==> flow/design.v (excerpt) <==
module cpu15(CLK, RESET_N, IO65_IN, IO64_OUT, PROM_ADDR, PROM_DATA, HALT);
Size in the first run: about 2400 cells after synthesis, ~400 flip-flops.
clock: 3.07 ns
lec_check: 0
cap_margin: 10
cell_pad_in_sites_detail_placement: 0
core_aspect_ratio: 0.55
core_margin: 2
core_utilization: 66
cts_cluster_diameter: 266
gpl_routability_driven: 1
gpl_timing_driven: 1
setup_slack_margin: 0.01
slew_margin: 40
tns_end_percent: 100
run.sh (not shown) runs the stock make flow with config.mk's settings and CLKGATE_MAP_FILE=.
The baseline produced a clean layout.
Edit:
Settings changed: CAP_MARGIN 10 to 20, CELL_PAD_IN_SITES_DETAIL_PLACEMENT 0 to not set, CORE_ASPECT_RATIO 0.55 to not set, CORE_UTILIZATION 66 to 40, CTS_CLUSTER_DIAMETER 266 to not set, GPL_ROUTABILITY_DRIVEN 1 to not set, GPL_TIMING_DRIVEN 1 to not set, SETUP_SLACK_MARGIN 0.01 to not set, TNS_END_PERCENT 100 to not set.
Clock period 3.07 ns to 3.64 ns, I/O delays scaled along.
Worst setup slack gains 0.36 ns.
Fmax goes down by about 7%.
Core utilization goes down by 28 points.
Final cell count goes up by 9.3%.
Cell area goes up by about 3%.
Register-to-register slack gains 0.36 ns.
Sequential power goes down by about 15%.
Edit:
Settings changed: CELL_PAD_IN_SITES_DETAIL_PLACEMENT set to 2, SLEW_MARGIN 40 to 20, TNS_END_PERCENT set to 15.
Clock period 3.64 ns to 10.0 ns, I/O delays scaled along.
What happened:
- The new run passed the timing, design-rule and antenna checks
- maximum frequency is lower by about 18%
- wire length grows by about 37%
- sequential power came out lower by about 60%

========
cpu15 again, from the RTL that the note above started with.
Settings: LEC_CHECK=0, CAP_MARGIN=35, CELL_PAD_IN_SITES_DETAIL_PLACEMENT=2, CORE_MARGIN=2, CORE_UTILIZATION=40, CTS_CLUSTER_SIZE=90, GPL_ROUTABILITY_DRIVEN=0, MAX_ROUTING_LAYER=met4, PLACE_DENSITY_LB_ADDON=0.08, SLEW_MARGIN=20, TNS_END_PERCENT=95; clock period 2.44 ns.
The starting point produced a layout that fails on negative setup slack.
Change:
Settings changed: ABC_AREA set to 1, CAP_MARGIN 35 to 20, CELL_PAD_IN_SITES_DETAIL_PLACEMENT 2 to unset, CORE_UTILIZATION 40 to 72, CTS_CLUSTER_SIZE 90 to unset, GPL_ROUTABILITY_DRIVEN 0 to unset, MAX_ROUTING_LAYER met4 to unset, PLACE_DENSITY_LB_ADDON 0.08 to 0.21, TNS_END_PERCENT 95 to unset.
Clock period 2.44 ns to 2.17 ns, I/O delays scaled along.
Effect: With this change the flow stopped in global routing with ODB-0269; synthesized area goes down by a little under a tenth; synthesized cell count stays flat; die area goes down by well over a third.
Change:
Settings changed: ABC_AREA 1 to unset, CORE_UTILIZATION 72 to 66, PLACE_DENSITY_LB_ADDON 0.21 to unset, SLEW_MARGIN 20 to 40.
Clock period 2.17 ns to 13.1 ns, I/O delays scaled along.
Effect:
- This time the run went through all stages and came out clean
- area after synthesis grows by 7.6%
- synthesized cell count barely changes
- die area grows by 17%
Change:
Settings changed: CORE_UTILIZATION 66 to 52.
Clock period 13.1 ns to 3.64 ns, I/O delays scaled along.
What happened: Cell count climbs by 5.9%. Die size increases by 26%. Flip-flop count stays the same. Total power is higher to 3.7 times its value. Final area climbs by 2.0%. Global-route usage came out lower by 5.2 points. Worst setup slack is worse by 7.9 ns. Synthesized area does not change.
Change:
Settings changed: CORE_ASPECT_RATIO set to 0.9, CORE_UTILIZATION 52 to 72, PLACE_DENSITY_LB_ADDON set to 0.21, SETUP_SLACK_MARGIN set to 1.76.
Clock period 3.64 ns to 6.31 ns, I/O delays scaled along.
Maximum frequency fell by 4.3%; hold slack improves by 0.013 ns; clock power goes down by 50%; non-clock buffer count shrinks by 35; wire length falls by 6.8%; sequential cell count does not change; first-iteration DRC count is higher by 60%.

========
Starting RTL as in the previous note.
==> flow/config.mk <==
export PLATFORM = sky130hd
export DESIGN_NAME = cpu15
export DESIGN_NICKNAME = cpu15
export VERILOG_FILES = /design/flow/design.v
export SDC_FILE = /design/flow/constraint.sdc
export NUM_CORES = 4
export LEC_CHECK = 0
export CAP_MARGIN = 20
export CORE_MARGIN = 2
export CORE_UTILIZATION = 40
export SLEW_MARGIN = 40
==> flow/constraint.sdc <==
create_clock -name core_clock -period 2.35 [get_ports {CLK}]
set_input_delay 0.4700 -clock core_clock [delete_from_list [all_inputs] [get_ports {CLK}]]
set_output_delay 0.4700 -clock core_clock [all_outputs]
set_load 0.01 [all_outputs]
The starting point completed and failed the layout checks on negative setup slack.
Edit:
Settings changed: ABC_AREA set to 1, CORE_UTILIZATION 40 to 72, CTS_CLUSTER_DIAMETER set to 91, PLACE_DENSITY_LB_ADDON set to 0.06.
Clock period 2.35 ns to 6.29 ns, I/O delays scaled along.
Outcome: This time the run passed the timing, design-rule and antenna checks. Combinational power shrinks by 84%. Count of clock-buffer cells in the layout shrinks by 10. Via count falls by 1.7%. Cell count decreases by 16%. Die size shrinks by 48%.
Edit:
Clock period 6.29 ns to 6.41 ns, I/O delays scaled along.
Fmax came out higher by 7.7%.
Worst setup slack gains 360 ps.
Hold slack gains 24 ps.
Utilization climbs by 0.12 points.
Cell area stays flat.
Register-to-register slack gets better by 360 ps.
Non-clock buffer count drops by 1.
Edit:
Settings changed: ABC_AREA 1 to not set, CORE_UTILIZATION 72 to 31, CTS_CLUSTER_DIAMETER 91 to not set, CTS_CLUSTER_SIZE set to 19, MIN_ROUTING_LAYER set to met2, PLACE_DENSITY_LB_ADDON 0.06 to not set.
Clock period 6.41 ns to 4.64 ns, I/O delays scaled along.
Non-clock buffer count rises by 26.
Maximum frequency falls by a few percent.
First-iteration DRC count rises by well over a third.
Synthesized cell count barely changes.
Final area rises by roughly a tenth.
Edit:
Settings changed: CORE_UTILIZATION 31 to 72, CTS_CLUSTER_SIZE 19 to not set, MIN_ROUTING_LAYER met2 to not set, PLACE_DENSITY set to 0.65, SETUP_SLACK_MARGIN set to 0.39, SLEW_MARGIN 40 to 20.
Clock period 4.64 ns to 2.5 ns, I/O delays scaled along.
Outcome:
- The new run did not get past 5_1_grt
- die area fell by 56%
- synthesized area is unchanged
- synthesized cell count stays the same
Edit:
Settings changed: CORE_UTILIZATION 72 to 40, PLACE_DENSITY 0.65 to not set, SETUP_SLACK_MARGIN 0.39 to not set, SLEW_MARGIN 20 to 40.
Clock period 2.5 ns to 10.0 ns, I/O delays scaled along.
Now the flow passed the timing, design-rule and antenna checks.
Area after synthesis does not change.
Synthesized cell count stays the same.
Die size came out higher by 78%.

========
== rev 12 ==
Starting RTL as in the previous note.
make LEC_CHECK=0 CAP_MARGIN=20 CORE_MARGIN=2 CORE_UTILIZATION=70 CTS_CLUSTER_SIZE=25 PLACE_DENSITY_LB_ADDON=0.25 SETUP_SLACK_MARGIN=2.0 SLEW_MARGIN=20 finish   # period 6.86 ns
No stage failed in rev 12, and the final checks on the layout all came back clean.
What rev 13 does differently from rev 12 at the input level:
- swapping 0.25 for 0.28 in PLACE_DENSITY_LB_ADDON
- swapping 2.0 for 0.32 in SETUP_SLACK_MARGIN
- swapping 25 for 14 in CTS_CLUSTER_SIZE
- swapping 70 for 72 in CORE_UTILIZATION
- swapping 6.86 for 2.68 in the clock period (ns, I/O delays scaled along)
### Flow results
Relative to rev 12, part of the power in registers has gone down in rev 13. Compared with rev 12, in rev 13 setup slack shows a reduction of 3.66 ns; register-to-register slack shows a reduction of 3.66 ns; via count shows an increase of 2403. Rev 13 reached the final stage; the timing, design-rule and antenna checks on its layout passed. Start point of the critical path: C2.PROM_OUT[0]$_DFFE_PP_ -> rev 13, C4.REG_OUT[0]$_DFFE_PP_ -> rev 12.

========
cpu15 again, from the RTL that the note above started with.
==> flow/config.mk <==
export PLATFORM = sky130hd
export DESIGN_NAME = cpu15
export DESIGN_NICKNAME = cpu15
export VERILOG_FILES = /design/flow/design.v
export SDC_FILE = /design/flow/constraint.sdc
export NUM_CORES = 4
export LEC_CHECK = 0
export ABC_AREA = 1
export CAP_MARGIN = 20
export CORE_ASPECT_RATIO = 0.98
export CORE_MARGIN = 2
export CORE_UTILIZATION = 71
export CTS_CLUSTER_DIAMETER = 213
export CTS_CLUSTER_SIZE = 15
export PLACE_DENSITY_LB_ADDON = 0.21
export SETUP_SLACK_MARGIN = 0.63
export SLEW_MARGIN = 10
==> flow/constraint.sdc <==
create_clock -name core_clock -period 2.17 [get_ports {CLK}]
set_input_delay 0.4340 -clock core_clock [delete_from_list [all_inputs] [get_ports {CLK}]]
set_output_delay 0.4340 -clock core_clock [all_outputs]
set_load 0.01 [all_outputs]
The baseline failed in clock tree synthesis (DPL-0033).
Then changed:
ABC_AREA = default   (was 1)
CORE_ASPECT_RATIO = default   (was 0.98)
CORE_UTILIZATION = 70   (was 71)
CTS_CLUSTER_DIAMETER = default   (was 213)
CTS_CLUSTER_SIZE = default   (was 15)
PLACE_DENSITY_LB_ADDON = default   (was 0.21)
SETUP_SLACK_MARGIN = default   (was 0.63)
SLEW_MARGIN = 20   (was 10)
clock period = 2.5 ns   (was 2.17 ns; I/O delays follow)
Effect: This time the run completed and failed the layout checks on setup timing. Die area climbs by 9.0%. Synthesized cell count is about the same. Area after synthesis climbs by 7.6%.
Then changed:
ABC_AREA = 1   (was default)
PLACE_DENSITY_LB_ADDON = 0.11   (was default)
SETUP_SLACK_MARGIN = 0.74   (was default)
Effect: With this change the flow ended with an error in global routing. Die area fell by 6.9%. Synthesized area came out lower by 7.1%. Synthesized cell count barely changes.
Then changed:
ABC_AREA = default   (was 1)
CORE_UTILIZATION = 68   (was 70)
CTS_CLUSTER_SIZE = 37   (was default)
PLACE_DENSITY_LB_ADDON = default   (was 0.11)
SETUP_SLACK_MARGIN = 1.1   (was 0.74)
clock period = 6.86 ns   (was 2.5 ns; I/O delays follow)
Outcome:
- With this change the flow finished clean
- die size grows by 11%
- area after synthesis grows by 7.6%
- synthesized cell count stays flat
Power and IR drop assume default switching activity.
